==> v36: inputs <==
==> flow/design.v (excerpt) <==
module aoc_day2 (
    input         clock,
    input         reset,
    input  [63:0] data_value,
    input         data_valid,
    output        data_ready,
    output        result_valid,
    output [63:0] result_value
);
    wire [1:0] debug_unused;
    aoc aoc (
        .clock        (clock),
        .reset        (reset),
        .puzzle       (5'b00100),
        .data_value   (data_value),
        .data_valid   (data_valid),
        .data_ready   (data_ready),
        .result_valid (result_valid),
        .result_value (result_value),
        .debug        (debug_unused)
    );
endmodule
clock: 3.22 ns
lec_check: 0
cap_margin: 20
core_margin: 2
core_utilization: 68
cts_cluster_size: 41
slew_margin: 20
run.sh (not shown) runs the stock make flow with config.mk's settings and CLKGATE_MAP_FILE=.
==> v4 (differences from v36) <==
--- a/flow/config.mk
+++ b/flow/config.mk
@@ -6,7 +6,10 @@
 export NUM_CORES = 4
 export LEC_CHECK = 0
+export ABC_AREA = 0
 export CAP_MARGIN = 20
 export CORE_MARGIN = 2
-export CORE_UTILIZATION = 68
-export CTS_CLUSTER_SIZE = 41
+export CORE_UTILIZATION = 41
+export CTS_CLUSTER_DIAMETER = 66
+export MIN_ROUTING_LAYER = met2
+export PLACE_DENSITY_LB_ADDON = 0.09
 export SLEW_MARGIN = 20
==> flow/constraint.sdc (replaced) <==
create_clock -name core_clock -period 5.0 [get_ports {clock}]
set_input_delay 1.0000 -clock core_clock [delete_from_list [all_inputs] [get_ports {clock}]]
set_output_delay 1.0000 -clock core_clock [all_outputs]
set_load 0.01 [all_outputs]
==> v32 (differences from v36) <==
--- a/flow/config.mk
+++ b/flow/config.mk
@@ -8,5 +8,4 @@
 export CAP_MARGIN = 20
 export CORE_MARGIN = 2
-export CORE_UTILIZATION = 68
-export CTS_CLUSTER_SIZE = 41
+export CORE_UTILIZATION = 10
 export SLEW_MARGIN = 20
==> flow/constraint.sdc (replaced) <==
create_clock -name core_clock -period 5.62 [get_ports {clock}]
set_input_delay 1.1240 -clock core_clock [delete_from_list [all_inputs] [get_ports {clock}]]
set_output_delay 1.1240 -clock core_clock [all_outputs]
set_load 0.01 [all_outputs]
==> v21 (differences from v36) <==
--- a/flow/config.mk
+++ b/flow/config.mk
@@ -8,5 +8,8 @@
 export CAP_MARGIN = 20
 export CORE_MARGIN = 2
-export CORE_UTILIZATION = 68
-export CTS_CLUSTER_SIZE = 41
-export SLEW_MARGIN = 20
+export CORE_UTILIZATION = 58
+export CTS_CLUSTER_SIZE = 30
+export MIN_ROUTING_LAYER = met1
+export PLACE_DENSITY = 0.66
+export SLEW_MARGIN = 30
+export TNS_END_PERCENT = 95
==> flow/constraint.sdc (replaced) <==
create_clock -name core_clock -period 3.01 [get_ports {clock}]
set_input_delay 0.6020 -clock core_clock [delete_from_list [all_inputs] [get_ports {clock}]]
set_output_delay 0.6020 -clock core_clock [all_outputs]
set_load 0.01 [all_outputs]
==> qor summary <==
Outcome: v32 finished clean; v4 finished clean; v36 finished clean; v21 finished with violations
Layout check failures: v32 -; v4 -; v36 -; v21 setup timing
Final standard cell area without fillers: v32 29960 µm²; v4 27050 µm²; v36 27830 µm²; v21 29650 µm²
Latency at later pin: v32 0.61 ns; v4 0.64 ns; v36 0.59 ns; v21 0.58 ns
Slowest Stage Delay on Critical Path: v32 0.92 ns; v4 0.70 ns; v36 0.36 ns; v21 0.34 ns
Via count of the first global-routing pass: v32 21110; v4 32140; v36 22410; v21 22740
Worst-path fanout max: v32 16; v4 7; v36 3; v21 3
Post-cts sizing count: v32 0; v4 0; v36 5; v21 58
Met2 Resource Use GR: v32 0.1064; v4 0.4258; v36 0.6155; v21 0.5278
Data arrival time at the worst-slack endpoint: v32 4.35 ns; v4 4.58 ns; v36 3.64 ns; v21 3.54 ns
Setup slack, reg-to-reg: v32 1.73 ns; v4 0.93 ns; v36 0.08 ns; v21 -0.08 ns
Pwr per Cell Area: v32 437.2 nW/µm²; v4 568.4 nW/µm²; v36 860.7 nW/µm²; v21 891.3 nW/µm²
Period Utilization, post-route: v32 0.6916; v4 0.8143; v36 0.9754; v21 1.028
Relative contribution of combinational cells to total power: v32 0.477; v4 0.486; v36 0.520; v21 0.543
Hold Path Origin: v32 aoc.range[4]; v4 aoc.range[21]; v36 reset; v21 reset
CP Launch Point: v32 aoc.bcd._120[4]; v4 aoc._32[17]; v36 aoc._36[1]; v21 aoc._36[1]
Global-route wire length before repair: v32 123200 µm; v4 114900 µm; v36 106800 µm; v21 110300 µm
Number of cells in the finished layout apart from fillers: v32 6278; v4 3877; v36 3676; v21 3908

==> ember <==
Starting RTL as in the previous note.
==> flow/config.mk <==
export PLATFORM = sky130hd
export DESIGN_NAME = aoc_day2
export DESIGN_NICKNAME = aoc_day2
export VERILOG_FILES = /design/flow/design.v
export SDC_FILE = /design/flow/constraint.sdc
export NUM_CORES = 4
export LEC_CHECK = 0
export CAP_MARGIN = 20
export CORE_ASPECT_RATIO = 0.91
export CORE_MARGIN = 2
export CORE_UTILIZATION = 72
export CTS_CLUSTER_DIAMETER = 356
export CTS_CLUSTER_SIZE = 30
export MIN_ROUTING_LAYER = met1
export PLACE_DENSITY = 0.67
export SETUP_SLACK_MARGIN = 0.82
export SLEW_MARGIN = 30
export TNS_END_PERCENT = 95
==> flow/constraint.sdc <==
create_clock -name core_clock -period 2.75 [get_ports {clock}]
set_input_delay 0.5500 -clock core_clock [delete_from_list [all_inputs] [get_ports {clock}]]
set_output_delay 0.5500 -clock core_clock [all_outputs]
set_load 0.01 [all_outputs]
==> inputs of raven, as changes to ember <==
- CORE_ASPECT_RATIO: 0.91 -> default
- CORE_UTILIZATION: 72 -> 40
- CTS_CLUSTER_DIAMETER: 356 -> default
- CTS_CLUSTER_SIZE: 30 -> default
- MIN_ROUTING_LAYER: met1 -> default
- PLACE_DENSITY: 0.67 -> default
- SETUP_SLACK_MARGIN: 0.82 -> default
- SLEW_MARGIN: 30 -> 20
- TNS_END_PERCENT: 95 -> default
==> flow/constraint.sdc (replaced) <==
create_clock -name core_clock -period 5.0 [get_ports {clock}]
set_input_delay 1.0000 -clock core_clock [delete_from_list [all_inputs] [get_ports {clock}]]
set_output_delay 1.0000 -clock core_clock [all_outputs]
set_load 0.01 [all_outputs]
==> inputs of violet, as changes to ember <==
- CORE_ASPECT_RATIO: 0.91 -> default
- CORE_UTILIZATION: 72 -> 28
- CTS_CLUSTER_DIAMETER: 356 -> default
- PLACE_DENSITY: 0.67 -> 0.37
- SETUP_SLACK_MARGIN: 0.82 -> default
==> inputs of fjord, as changes to ember <==
- CORE_ASPECT_RATIO: 0.91 -> default
- CORE_UTILIZATION: 72 -> 58
- CTS_CLUSTER_DIAMETER: 356 -> default
- PLACE_DENSITY: 0.67 -> 0.64
- SETUP_SLACK_MARGIN: 0.82 -> default
==> flow/constraint.sdc (replaced) <==
create_clock -name core_clock -period 2.96 [get_ports {clock}]
set_input_delay 0.5920 -clock core_clock [delete_from_list [all_inputs] [get_ports {clock}]]
set_output_delay 0.5920 -clock core_clock [all_outputs]
set_load 0.01 [all_outputs]
==> notes <==
The lowest first-iteration DRC count belongs to violet, the highest to fjord.
Via count: raven < fjord < violet.
violet produced a layout that fails on negative setup slack. raven completed without violations. ember did not get past 5_1_grt with DPL-0038. fjord reached the layout checks and failed them: negative setup slack.
Between raven and violet, the lower power is in raven (gap 58%, measured against violet).
The highest clock power belongs to violet, the lowest to raven.
Power and IR drop assume default switching activity.
